==> run a <==
==> flow/design.v (excerpt) <==
module conv(
           input Aclk,
           input rst,
           input [7:0] Xin,
           input [7:0] Kin,
           output reg [7:0] Rout,
           output reg result_done
       );
reg [7:0] pattern [9-1:0];
reg [4:0] daddr;
wire pattern_done;
reg [7:0] kernel [4-1:0];
reg [4:0] kaddr;
wire kernel_done;
reg [7:0] result [4-1:0];
reg [4:0] out_cnt;
integer i;
assign pattern_done = (daddr-1>=9) ? 1'd1 : 1'd0;
always@(posedge Aclk)
begin
    if(rst)
    begin
        for(i=0;i<9;i=i+1)
        begin
            pattern[i] <= 7'd0;
        end
        daddr <= 5'd1;   
    end
    else
    begin
        if(pattern_done)
        begin
            pattern[daddr] <= pattern[daddr];
            daddr <= daddr;
        end
        else
        begin
            pattern[daddr-1] <= Xin;
            daddr <= daddr + 5'd1;
        end
    end
end
assign kernel_done = (kaddr-1>=4) ? 1'd1 : 1'd0;
always@(posedge Aclk)
begin
    if(rst)
    begin
        for(i=0;i<4;i=i+1)
        begin
  ...
==> flow/config.mk <==
export PLATFORM = sky130hd
export DESIGN_NAME = conv
export DESIGN_NICKNAME = conv
export VERILOG_FILES = /design/flow/design.v
export SDC_FILE = /design/flow/constraint.sdc
export NUM_CORES = 4
export LEC_CHECK = 0
export CAP_MARGIN = 20
export CORE_MARGIN = 2
export CORE_UTILIZATION = 72
export CTS_CLUSTER_SIZE = 32
export HOLD_SLACK_MARGIN = -0.08
export PLACE_DENSITY = 0.64
export SLEW_MARGIN = 20
==> flow/constraint.sdc <==
create_clock -name core_clock -period 5.93 [get_ports {Aclk}]
set_input_delay 1.1860 -clock core_clock [delete_from_list [all_inputs] [get_ports {Aclk}]]
set_output_delay 1.1860 -clock core_clock [all_outputs]
set_load 0.01 [all_outputs]
run.sh (not shown) runs the stock make flow with config.mk's settings and CLKGATE_MAP_FILE=.
==> inputs of run b, as changes to run a <==
--- a/flow/config.mk
+++ b/flow/config.mk
@@ -8,7 +8,8 @@
 export CAP_MARGIN = 20
 export CORE_MARGIN = 2
 export CORE_UTILIZATION = 72
-export CTS_CLUSTER_SIZE = 32
-export HOLD_SLACK_MARGIN = -0.08
-export PLACE_DENSITY = 0.64
+export CTS_CLUSTER_SIZE = 77
+export PLACE_DENSITY_LB_ADDON = 0.0
+export SETUP_SLACK_MARGIN = 1.89
 export SLEW_MARGIN = 20
+export TNS_END_PERCENT = 40
==> flow/constraint.sdc (replaced) <==
create_clock -name core_clock -period 6.55 [get_ports {Aclk}]
set_input_delay 1.3100 -clock core_clock [delete_from_list [all_inputs] [get_ports {Aclk}]]
set_output_delay 1.3100 -clock core_clock [all_outputs]
set_load 0.01 [all_outputs]
==> results <==
	run a	run b
Result of the run	failed layout checks	failed layout checks
Layout check failures	setup timing	setup timing
Total negative setup slack	-2.74 ns	-0.454 ns
Detailed Place HPWL	50.6 mm	49.9 mm
Total routed wire length on the met1 layer	23.5 mm	23.2 mm
Gp weighted congestion	0.997	1.01
Clock buffer cells	21	19
Crit Path Max Fanout	10	7
Buffers plus inverters on the worst setup path	5	7
Post-CTS Resized	9	10
Worst hold margin	0.500 ns	0.480 ns
DR vias	16743	16274
Final setup violation count	4	3
Worst setup startpoint	pattern[4][1]	kernel[3][2]
Global-route usage over all layers	43.8%	42.0%

==> try-quartz <==
conv again, from the RTL that the note above started with.
==> flow/design.v (excerpt) <==
module conv(
           input Aclk,
           input rst,
           input [7:0] Xin,
           input [7:0] Kin,
           output reg [7:0] Rout,
           output reg result_done
       );
clock: 6.5 ns
lec_check: 0
cap_margin: 20
core_aspect_ratio: 0.92
core_margin: 2
core_utilization: 72
cts_cluster_diameter: 396
cts_cluster_size: 51
place_density_lb_addon: 0.0
setup_slack_margin: 0.85
slew_margin: 20
tns_end_percent: 65
==> inputs of try-indigo, as changes to try-quartz <==
==> flow/config.mk (replaced) <==
export PLATFORM = sky130hd
export DESIGN_NAME = conv
export DESIGN_NICKNAME = conv
export VERILOG_FILES = /design/flow/design.v
export SDC_FILE = /design/flow/constraint.sdc
export NUM_CORES = 4
export LEC_CHECK = 0
export CAP_MARGIN = 20
export CORE_MARGIN = 2
export CORE_UTILIZATION = 26
export SLEW_MARGIN = 20
==> flow/constraint.sdc (replaced) <==
create_clock -name core_clock -period 15.1 [get_ports {Aclk}]
set_input_delay 3.0200 -clock core_clock [delete_from_list [all_inputs] [get_ports {Aclk}]]
set_output_delay 3.0200 -clock core_clock [all_outputs]
set_load 0.01 [all_outputs]
==> inputs of try-willow, as changes to try-quartz <==
==> flow/config.mk (replaced) <==
export PLATFORM = sky130hd
export DESIGN_NAME = conv
export DESIGN_NICKNAME = conv
export VERILOG_FILES = /design/flow/design.v
export SDC_FILE = /design/flow/constraint.sdc
export NUM_CORES = 4
export LEC_CHECK = 0
export CAP_MARGIN = 20
export CORE_MARGIN = 2
export CORE_UTILIZATION = 40
export SLEW_MARGIN = 20
==> flow/constraint.sdc (replaced) <==
create_clock -name core_clock -period 7.85 [get_ports {Aclk}]
set_input_delay 1.5700 -clock core_clock [delete_from_list [all_inputs] [get_ports {Aclk}]]
set_output_delay 1.5700 -clock core_clock [all_outputs]
set_load 0.01 [all_outputs]
==> comparison table <==
Sum of net half-perimeters after detailed placement: try-indigo 44200 µm; try-quartz 50800 µm; try-willow 48500 µm
Buffers inserted by post-CTS timing repair: try-indigo 0; try-quartz 7; try-willow 0
Post-CTS resize count: try-indigo 0; try-quartz 24; try-willow 0
Run status: try-indigo no timing/DRC/antenna violations; try-quartz failed layout checks; try-willow no timing/DRC/antenna violations
Layout check failures: try-indigo -; try-quartz setup timing; try-willow -
Setup TNS Final: try-indigo 0 ns; try-quartz -0.449 ns; try-willow 0 ns
Critical path's slowest cell: try-indigo edfxtp_1; try-quartz fa_1; try-willow edfxtp_1
Worst endpoint required time: try-indigo 15.43 ns; try-quartz 6.82 ns; try-willow 8.17 ns
Vias in the first global route: try-indigo 15200; try-quartz 17400; try-willow 16100
Die y size: try-indigo 290 µm; try-quartz 169 µm; try-willow 235 µm
# rows: try-indigo 104; try-quartz 60; try-willow 84
Met3 usage: try-indigo 2.03%; try-quartz 7.34%; try-willow 4.03%
Core Region: try-indigo 80800 µm²; try-quartz 29200 µm²; try-willow 52600 µm²
Wire length per cell after detailed routing: try-indigo 18.1 µm; try-quartz 22.0 µm; try-willow 20.8 µm
Number of DRC violations after detailed-routing iteration 0: try-indigo 1174; try-quartz 1383; try-willow 1208
Final period utilization: try-indigo 50.4%; try-quartz 104%; try-willow 95.7%
Via count of the routed design: try-indigo 14800; try-quartz 16400; try-willow 15100
